==> run E: inputs <==
Design Top_FFT, start of the top module:
module Top_FFT #(
    parameter   INTEGER_SIZE = 4,
                FRACT_SIZE = 14,
                NFFT = 64
) (
    input       wire                                             clk, rst,
    input       wire                                             start_FFT,
    input       wire    signed  [INTEGER_SIZE+FRACT_SIZE-1:0]    serial_in_r, serial_in_i,
    output      wire    signed  [INTEGER_SIZE+FRACT_SIZE-1:0]    serial_out_r, serial_out_i,
    output      wire                                             end_FFT, data_valid_FFT
);
export LEC_CHECK = 0
export ABC_AREA = 1
export CAP_MARGIN = 20
export CORE_MARGIN = 2
export CORE_UTILIZATION = 67
export CTS_CLUSTER_DIAMETER = 28
export CTS_CLUSTER_SIZE = 77
export PLACE_DENSITY = 0.6
export SETUP_SLACK_MARGIN = 0.73
export SLEW_MARGIN = 20
create_clock -name core_clock -period 6.92 [get_ports {clk}]
run.sh (not shown) runs the stock make flow with config.mk's settings and CLKGATE_MAP_FILE=.
==> inputs of run K, as changes to run E <==
ABC_AREA = default   (was 1)
CORE_UTILIZATION = 65   (was 67)
CTS_CLUSTER_SIZE = default   (was 77)
==> inputs of run M, as changes to run E <==
ABC_AREA = default   (was 1)
CORE_UTILIZATION = 70   (was 67)
CTS_CLUSTER_DIAMETER = default   (was 28)
CTS_CLUSTER_SIZE = default   (was 77)
SETUP_SLACK_MARGIN = default   (was 0.73)
==> flow/constraint.sdc (replaced) <==
create_clock -name core_clock -period 8.97 [get_ports {clk}]
set_input_delay 1.7940 -clock core_clock [delete_from_list [all_inputs] [get_ports {clk}]]
set_output_delay 1.7940 -clock core_clock [all_outputs]
set_load 0.01 [all_outputs]
==> impl_metrics.env <==
# source this file to load flow results
export IMPL_synthSimpleGateAreaFrac_pct=11.0
export IMPL_error_line="[ERROR GRT-0116] Global routing finished with congestion. Check the congestion regions in the DRC Viewer."
export IMPL_ys_cells=21170
export IMPL_dp_cells=25894
export IMPL_dp_worst_setup_slack_ns=-0.452
export IMPL_cts_buffers=603
export IMPL_place_hpwl_um=442000
export IMPL_grt_use_met1_pct=59.6
export IMPL_lastStage="global routing (5_1_grt)"
export IMPL_top_cells_by_area="dfrtp_1, fa_1, ha_1, inv_1, nand2_1"
export IMPL_outcome="aborted with a tool error"
export IMPL_synth_seq_share_pct=39.4
export IMPL_place_area_um2=227000
# the run above: run E

==> impl_metrics.env <==
# source this file to load flow results
export IMPL_outcome="timing/DRC/antenna clean"
export IMPL_relSlewSlack_pct=19.1
export IMPL_setup_slack_ns=0.298
export IMPL_place_hpwl_um=356000
export IMPL_synth_seq_share_pct=41.0
export IMPL_place_area_um2=213000
export IMPL_hold_path_depth=0
export IMPL_grt_use_met1_pct=47.5
export IMPL_viasPerCell=5.71
export IMPL_synthSimpleGateAreaFrac_pct=8.36
export IMPL_cts_resized=0
export IMPL_ys_flops=3367
export IMPL_ys_cells=17814
export IMPL_yosysMostFrequentCell="inv_1"
export IMPL_top_cells_by_area="dfrtp_1, fa_1, ha_1, inv_1, xnor2_1"
# the run above: run M

==> impl_metrics.env <==
# source this file to load flow results
export IMPL_layout_failed_checks="negative setup slack"
export IMPL_setup_viol=74
export IMPL_outcome="complete, but fails checks"
export IMPL_place_hpwl_um=361000
export IMPL_synth_seq_share_pct=41.0
export IMPL_synthSimpleGateAreaFrac_pct=8.36
export IMPL_post_route_cell_area_um2=244000
export IMPL_place_area_um2=220000
export IMPL_setup_slack_ns=-1.14
export IMPL_cts_buffers=605
export IMPL_dp_worst_setup_slack_ns=-1.35
# the run above: run K


* * *

==> job 504: inputs <==
Top_FFT again, from the RTL that the note above started with.
Settings: LEC_CHECK=0, CAP_MARGIN=10, CORE_MARGIN=2, CORE_UTILIZATION=72, CTS_CLUSTER_DIAMETER=228, CTS_CLUSTER_SIZE=99, PLACE_DENSITY=0.6, SETUP_SLACK_MARGIN=1.43, SLEW_MARGIN=20; clock period 6.09 ns.
==> job 8358 (differences from job 504) <==
- ABC_AREA: not set -> 1
- CAP_MARGIN: 10 -> 20
- CTS_CLUSTER_DIAMETER: 228 -> 397
- SETUP_SLACK_MARGIN: 1.43 -> not set
- TNS_END_PERCENT: not set -> 5
==> flow/constraint.sdc (replaced) <==
create_clock -name core_clock -period 4.34 [get_ports {clk}]
set_input_delay 0.8680 -clock core_clock [delete_from_list [all_inputs] [get_ports {clk}]]
set_output_delay 0.8680 -clock core_clock [all_outputs]
set_load 0.01 [all_outputs]
==> job 8368 (differences from job 504) <==
- CAP_MARGIN: 10 -> 20
- CORE_UTILIZATION: 72 -> 40
- CTS_CLUSTER_DIAMETER: 228 -> not set
- CTS_CLUSTER_SIZE: 99 -> not set
- SETUP_SLACK_MARGIN: 1.43 -> not set
==> flow/constraint.sdc (replaced) <==
create_clock -name core_clock -period 10.7 [get_ports {clk}]
set_input_delay 2.1400 -clock core_clock [delete_from_list [all_inputs] [get_ports {clk}]]
set_output_delay 2.1400 -clock core_clock [all_outputs]
set_load 0.01 [all_outputs]
==> job 4034 (differences from job 504) <==
- CAP_MARGIN: 10 -> 20
- CTS_CLUSTER_DIAMETER: 228 -> 227
- CTS_CLUSTER_SIZE: 99 -> not set
- SETUP_SLACK_MARGIN: 1.43 -> not set
==> flow/constraint.sdc (replaced) <==
create_clock -name core_clock -period 7.48 [get_ports {clk}]
set_input_delay 1.4960 -clock core_clock [delete_from_list [all_inputs] [get_ports {clk}]]
set_output_delay 1.4960 -clock core_clock [all_outputs]
set_load 0.01 [all_outputs]
==> results.json <==
{
  "status": "aborted with a tool error",
  "xor_share_pct": 2.26,
  "seq_area_frac_synth_pct": 39.4,
  "synthMuxAreaShare_pct": 0.759,
  "fa_ha_area_share_pct": 31.6,
  "stop_error": "[ERROR GRT-0232] Routing congestion too high. Check the congestion heatmap in the GUI.",
  "synth_area_um2": 214000,
  "ys_sh_simple_pct": 11.0,
  "ys_area_um2": 214000,
  "aoi_share_pct": 6.01,
  "common_cells": "4527 x inv_1, 3360 x dfrtp_1, 3091 x nand2_1",
  "stop_stage": "global routing",
  "fp_util_pct": 72.2,
  "ys_cells": 21200
}
The numbers above come from job 8358.

==> results.json <==
{
  "status": "timing/DRC/antenna clean",
  "ys_area_um2": 206000,
  "fa_ha_area_share_pct": 32.9,
  "xor_share_pct": 3.40,
  "ys_cells": 17800,
  "seq_area_frac_synth_pct": 41.0,
  "synth_area_um2": 206000,
  "fp_util_pct": 40.1
}
The numbers above come from job 8368.

==> results.json <==
{
  "ys_area_um2": 206000,
  "stop_stage": "detailed placement",
  "aoi_share_pct": 5.39,
  "fp_util_pct": 72.2,
  "top_cell": "inv_1",
  "status": "aborted with a tool error",
  "fa_ha_area_share_pct": 32.9,
  "synthMuxAreaShare_pct": 1.61,
  "stop_error": "[ERROR DPL-0033] detailed placement checks failed during check placement.",
  "common_cells": "3554 x inv_1, 3360 x dfrtp_1, 2350 x fa_1",
  "ys_types": 90,
  "ys_cells": 17800,
  "xor_share_pct": 3.40,
  "ys_sh_simple_pct": 8.36
}
The numbers above come from job 504.

==> results.json <==
{
  "largest_area_cell": "dfrtp_1",
  "aoi_share_pct": 5.39,
  "stop_error": "[ERROR DPL-0033] detailed placement checks failed during check placement.",
  "common_cells": "3554 x inv_1, 3360 x dfrtp_1, 2350 x fa_1",
  "synthMuxAreaShare_pct": 1.61,
  "ys_sh_simple_pct": 8.36,
  "status": "aborted with a tool error",
  "xor_share_pct": 3.40,
  "seq_area_frac_synth_pct": 41.0,
  "synth_area_um2": 206000,
  "stop_stage": "clock tree synthesis",
  "fa_ha_area_share_pct": 32.9
}
The numbers above come from job 4034.

